== run A ==
## drum_grid
module drum_grid
(input clock,
 input reset,                      
 input  [3*3*18-1:0] u_hit,        
 output [3*3*18-1:0] u_out         
);
export LEC_CHECK = 0
export CAP_MARGIN = 20
export CORE_MARGIN = 2
export CORE_UTILIZATION = 61
export CTS_CLUSTER_DIAMETER = 38
export CTS_CLUSTER_SIZE = 48
export HOLD_SLACK_MARGIN = 0.3
export SETUP_SLACK_MARGIN = 4.59
export SLEW_MARGIN = 20
create_clock -name core_clock -period 15.6 [get_ports {clock}]
run.sh (not shown) runs the stock make flow with config.mk's settings and CLKGATE_MAP_FILE=.
In run A the implementation completed, yet the final layout does not meet the checks, the culprit being antenna violations, negative setup slack.
## Diff of input files: run B against run A
==> flow/config.mk <==
export PLATFORM = sky130hd
export DESIGN_NAME = drum_grid
export DESIGN_NICKNAME = drum_grid
export VERILOG_FILES = /design/flow/design.v
export SDC_FILE = /design/flow/constraint.sdc
export NUM_CORES = 4
export LEC_CHECK = 0
export CAP_MARGIN = 35
export CORE_MARGIN = 2
export CORE_UTILIZATION = 62
export PLACE_DENSITY_LB_ADDON = 0.09
export SLEW_MARGIN = 20
==> flow/constraint.sdc <==
create_clock -name core_clock -period 14.7 [get_ports {clock}]
set_input_delay 2.9400 -clock core_clock [delete_from_list [all_inputs] [get_ports {clock}]]
set_output_delay 2.9400 -clock core_clock [all_outputs]
set_load 0.01 [all_outputs]
Findings:
Of the runs run A and run B, none of them finished clean. Ran to the end and failed final checks on antenna violations, negative setup slack: run A. When run B is measured against run A, its area taken by multi-input logic gates turns out 1.6% lower. Run B against run A: number of clock buffers in the layout went down about 45%, first-iteration DRC count went up about 2.6%, floorplan core area went down 5600 µm². Run B — global-route usage 0.98 points higher, run A as reference.
### run B -> run C
diff --git a/flow/config.mk b/flow/config.mk
--- a/flow/config.mk
+++ b/flow/config.mk
@@ -7,6 +7,5 @@
 export LEC_CHECK = 0
-export CAP_MARGIN = 35
+export CAP_MARGIN = 20
 export CORE_MARGIN = 2
-export CORE_UTILIZATION = 62
-export PLACE_DENSITY_LB_ADDON = 0.09
+export CORE_UTILIZATION = 40
 export SLEW_MARGIN = 20
==> flow/constraint.sdc <==
create_clock -name core_clock -period 25.0 [get_ports {clock}]
set_input_delay 5.0000 -clock core_clock [delete_from_list [all_inputs] [get_ports {clock}]]
set_output_delay 5.0000 -clock core_clock [all_outputs]
set_load 0.01 [all_outputs]
--- outcome ---
Run C vs run B, destination of the critical timing path: u_out[28] vs u_out[161]
Diff run B -> run C: first-pass GRT wire length decreased 79 mm, worst setup slack grew by 5.68 ns, share of final layout cell area taken by clock buffers and inverters grew by 0.19 points.
Run C closes out successfully: all stages finished, all timing, DRC and antenna checks passed.
Maximum buffer depth of the clock tree ends up higher on run C.
In the reports for run C and run B, the smaller post-CTS setup repair buffer count belongs to run C.
Compared with run B, run C shows via count lower by 15%.
On global-route usage over all layers: between run C and run B, it ends up lower for run C.

---

## amber
drum_grid again, from the RTL that the note above started with.
clock: 35.2 ns
lec_check: 0
cap_margin: 20
core_margin: 2
core_utilization: 51
gpl_routability_driven: 0
gpl_timing_driven: 0
max_routing_layer: met5
place_density_lb_addon: 0.01
slew_margin: 20
tns_end_percent: 5
Both conditions hold for amber: the flow ran to the end and the final layout passed the timing, DRC and antenna checks.
#### Input delta (xenon over amber)
- swapping 5 for 75 in TNS_END_PERCENT
- putting SETUP_SLACK_MARGIN at 5.0 where nothing was set
- clearing GPL_ROUTABILITY_DRIVEN, which used to be 0
- swapping 51 for 21 in CORE_UTILIZATION
### Flow results
- Looking at the reports, xenon completed the entire flow and the layout it produced met the timing, DRC and antenna checks.
- Diff amber -> xenon: period utilization went up; number of instances in the placed design went up; clock latency on the worst-skew pair higher.
- Comparing xenon against amber, there is no change at all in sequential cell count.
- Via count (lower): xenon
- Compared xenon vs amber, and max-slew headroom at the worst pin is up in xenon.
The following lists how tundra was set up differently from xenon:
- changing CORE_UTILIZATION from 21 to 40
- removing SETUP_SLACK_MARGIN (formerly 5.0)
- removing TNS_END_PERCENT (formerly 75)
- removing GPL_TIMING_DRIVEN (formerly 0)
- removing PLACE_DENSITY_LB_ADDON (formerly 0.01)
- removing MAX_ROUTING_LAYER (formerly met5)
- changing the clock period (ns, I/O delays scaled along) from 35.2 to 24.3
Results
tundra vs xenon — flip-flop and latch share of the layout cell area rose 0.18 points. The max-slew violation total from the final report of tundra and that of xenon are within noise of each other. Compared with xenon, tundra shows logic depth of the worst path, buffers included that has gone down by a few percent. tundra vs xenon — highest cell delay on the worst timing path dropped 0.24 ns. tundra against xenon; final wirelength is down by more than a quarter. What tundra reported for total number of tap cells has to be multiplied by 1.9 to get the figure for xenon. Diff xenon -> tundra | die height | down by more than a quarter. Re accumulated negative setup slack: no difference whatsoever between xenon and tundra. In tundra relative to xenon, clock tree buffer count of the final layout had gone down by more than a quarter.
For willow, these inputs were changed with respect to tundra:
- a change of CAP_MARGIN from 20 to 5
- a change of CORE_UTILIZATION from 40 to 71
- an added CTS_CLUSTER_DIAMETER of 96
- a change of the clock period (ns, I/O delays scaled along) from 24.3 to 17.7
==> results <==
willow: complete, dirty (setup timing). Compared with tundra, in willow data required time at the worst endpoint decreased by 5.28 ns relative to the old numbers; core region area decreased by 44% relative to the old numbers. Core occupancy in the finished layout (lower): tundra. tundra ended up with u_out[89] as its destination of the critical timing path; willow ended up with u_out[143]. | final routed wirelength across all metal layers | willow vs tundra | about 28% higher |. Taking tundra as the reference point, the footprint of the multi-input gates of willow rises by about 5%.
Input changes introduced in sierra (baseline for comparison: willow):
- CTS_CLUSTER_DIAMETER now 209, was 96
- CAP_MARGIN now 20, was 5
- CORE_UTILIZATION now 72, was 71
- ABC_AREA now 1, previously not set
- PLACE_DENSITY_LB_ADDON now 0.08, previously not set
- the clock period (ns, I/O delays scaled along) now 14.2, was 17.7
==> results <==
Of willow and sierra, none finishes clean.
Flow for sierra halted at clock tree synthesis (4_1_cts), error code DPL-0033.
The lower number of different library cells in the post-synthesis netlist came out of sierra.
Summary of sierra over willow: placement-stage cell area climbed 9.9%; synthesized cell count up 3195; area of the die climbed 2.9%; total nets after synthesis now larger; overall die height now sits higher.
Cmp sierra vs willow: effective utilization at floorplan higher in sierra
Total instance count after detailed placement in sierra is 18% above willow.
sierra ends up with a register share after synthesis that is 0.21 points lower than in willow.
Measured against willow, the post-synthesis average cell area of sierra comes out at 0.898 times the reference value.
Taking willow as the reference point, the simple-gate area share of the yosys netlist of sierra rises by 3.1 points.
